== pepper ==
==> flow/design.v (excerpt) <==
module CONV(
	input			clk,               
	input			reset,             
	output reg		busy,	            
	input			ready,	            
	output reg[11:0]	iaddr,            
	input signed[19:0]	idata,            
	output reg 	     cwr,              
	output reg[11:0] 	caddr_wr,         
	output reg[19:0] 	cdata_wr,         
	output reg	 crd,               
	output reg[11:0]	caddr_rd,         
	input	[19:0]		cdata_rd,         
	output reg[2:0] 	csel              
);
parameter signed bias = 40'h0013100000;    
parameter signed K0_0 = 20'h0A89E;         
parameter signed K0_1 = 20'h092D5;         
parameter signed K0_2 = 20'h06D43;         
parameter signed K0_3 = 20'h01004;         
parameter signed K0_4 = 20'hF8F71;         
parameter signed K0_5 = 20'hF6E54;         
parameter signed K0_6 = 20'hFA6D7;         
parameter signed K0_7 = 20'hFC834;         
parameter signed K0_8 = 20'hFAC19;         
parameter IDLE       = 3'd0;    
parameter READ_CONV  = 3'd1;    
parameter WRITE_L0   = 3'd2;    
parameter DELAY1     = 3'd3;    
parameter READ_L0    = 3'd4;    
parameter WRITE_L1   = 3'd5;    
parameter DELAY2     = 3'd6;    
parameter FINISH     = 3'd7;    
reg [5:0] x, y, L1_x, L1_y;             
reg [3:0] counter_kdata, counter_kaddr;   
reg [2:0] counter_layer1;	            
reg [2:0] current_state, next_state;    
  ...
Size in the first run: roughly 2900 cells after synthesis, ~180 flip-flops, roughly 110 I/O pins.
export LEC_CHECK = 0
export CAP_MARGIN = 20
export CORE_MARGIN = 2
export CORE_UTILIZATION = 69
export CTS_CLUSTER_DIAMETER = 120
export CTS_CLUSTER_SIZE = 98
export SLEW_MARGIN = 20
create_clock -name core_clock -period 6.44 [get_ports {clk}]
run.sh (not shown) runs the stock make flow with config.mk's settings and CLKGATE_MAP_FILE=.
Ran to the end and failed final checks on negative setup slack: pepper.
> inputs changed (pepper -> garnet)
diff --git a/flow/config.mk b/flow/config.mk
--- a/flow/config.mk
+++ b/flow/config.mk
@@ -8,6 +8,4 @@
 export CAP_MARGIN = 20
 export CORE_MARGIN = 2
-export CORE_UTILIZATION = 69
-export CTS_CLUSTER_DIAMETER = 120
-export CTS_CLUSTER_SIZE = 98
+export CORE_UTILIZATION = 52
 export SLEW_MARGIN = 20
Results
None of the runs pepper and garnet ends with a clean layout. garnet finished every stage; the final checks, however, were not passed, the failures being negative setup slack. STATUS run=pepper STAGES=ALL_DONE FINAL_CHECKS=FAILED CAUSE=negative setup slack. The final reports for garnet and pepper show buffer share of cell area higher in the former. Between pepper and garnet, the difference in area of all sequential standard cells is negligible. garnet vs. pepper: post-route standard cell area excluding fillers shows an increase of 650 µm²; worst endpoint data arrival time shows a reduction of 0.19 ns.
--- input diff garnet..harbor ---
diff --git a/flow/config.mk b/flow/config.mk
--- a/flow/config.mk
+++ b/flow/config.mk
@@ -8,4 +8,4 @@
 export CAP_MARGIN = 20
 export CORE_MARGIN = 2
-export CORE_UTILIZATION = 52
+export CORE_UTILIZATION = 65
 export SLEW_MARGIN = 20
==> flow/constraint.sdc <==
create_clock -name core_clock -period 5.58 [get_ports {clk}]
set_input_delay 1.1160 -clock core_clock [delete_from_list [all_inputs] [get_ports {clk}]]
set_output_delay 1.1160 -clock core_clock [all_outputs]
set_load 0.01 [all_outputs]
==> results <==
What the final checks of harbor revealed, after a flow that finished every stage, was a layout that fails on negative setup slack.
Total via count in the routed design grows by a few percent when moving from garnet to harbor.
Detailed route wirelength on metal2 (lower): garnet
harbor vs. garnet: sequential fraction of total cell area essentially unchanged; clock period minus final worst setup slack increased 0.11 ns.
Higher global-route usage was reported by harbor, not garnet.
Input changes introduced in yarrow (baseline for comparison: harbor):
diff --git a/flow/config.mk b/flow/config.mk
--- a/flow/config.mk
+++ b/flow/config.mk
@@ -8,4 +8,5 @@
 export CAP_MARGIN = 20
 export CORE_MARGIN = 2
-export CORE_UTILIZATION = 65
+export CORE_UTILIZATION = 70
+export SETUP_SLACK_MARGIN = 1.66
 export SLEW_MARGIN = 20
### Flow results
Compared with harbor, yarrow shows a higher ratio of final minimum period to clock period. Across yarrow and harbor, no clean finish was achieved. [flow] yarrow | stages: complete | final checks: fail | reason: negative setup slack.

========
violet:
Starting RTL as in the previous note.
Design CONV, start of the top module:
module CONV(
	input			clk,               
	input			reset,             
	output reg		busy,	            
	input			ready,	            
	output reg[11:0]	iaddr,            
	input signed[19:0]	idata,            
	output reg 	     cwr,              
	output reg[11:0] 	caddr_wr,         
	output reg[19:0] 	cdata_wr,         
	output reg	 crd,               
	output reg[11:0]	caddr_rd,         
	input	[19:0]		cdata_rd,         
	output reg[2:0] 	csel              
);
Settings: LEC_CHECK=0, CAP_MARGIN=20, CORE_MARGIN=2, CORE_UTILIZATION=68, HOLD_SLACK_MARGIN=-0.08, SLEW_MARGIN=20; clock period 6.62 ns.
violet had finished all stages when the layout checks came back failing, citing setup timing.
diff inputs: violet => umber
# violet
export LEC_CHECK = 0
export CAP_MARGIN = 20
export CORE_MARGIN = 2
export CORE_UTILIZATION = 68
export HOLD_SLACK_MARGIN = -0.08
export SLEW_MARGIN = 20
create_clock -name core_clock -period 6.62 [get_ports {clk}]
# umber
export LEC_CHECK = 0
export CAP_MARGIN = 20
export CORE_MARGIN = 2
export CORE_UTILIZATION = 40
export SLEW_MARGIN = 20
create_clock -name core_clock -period 8.0 [get_ports {clk}]
### Flow results
umber: done, clean on timing, DRC and antenna
As far as synthesized cell count is concerned, umber and violet perform about the same.
Changes observed in umber relative to violet: critical path depth moved up; number of rows created at floorplan increased about 30%; final area shrank by 2200 µm².
umber ended up with a higher worst setup slack than violet did.
The following lists how lagoon was set up differently from umber:
# umber
export LEC_CHECK = 0
export CAP_MARGIN = 20
export CORE_MARGIN = 2
export CORE_UTILIZATION = 40
export SLEW_MARGIN = 20
create_clock -name core_clock -period 8.0 [get_ports {clk}]
# lagoon
export LEC_CHECK = 0
export ABC_AREA = 1
export CAP_MARGIN = 40
export CORE_ASPECT_RATIO = 1.06
export CORE_MARGIN = 2
export CORE_UTILIZATION = 16
export CTS_CLUSTER_SIZE = 48
export GPL_TIMING_DRIVEN = 0
export MIN_ROUTING_LAYER = met2
export SLEW_MARGIN = 20
export TNS_END_PERCENT = 95
create_clock -name core_clock -period 8.0 [get_ports {clk}]
==> results <==
- For umber and lagoon, there was not a single run that failed to finish clean.
- For the average footprint of a synthesized cell, lagoon came in 1.3 µm² lower than umber did.
- Looking at design area across both flows, lagoon is the weaker of the two, with umber ahead.
- Of the two candidates, umber has the better time the worst path needs with I/O delays and setup and lagoon the worse one.
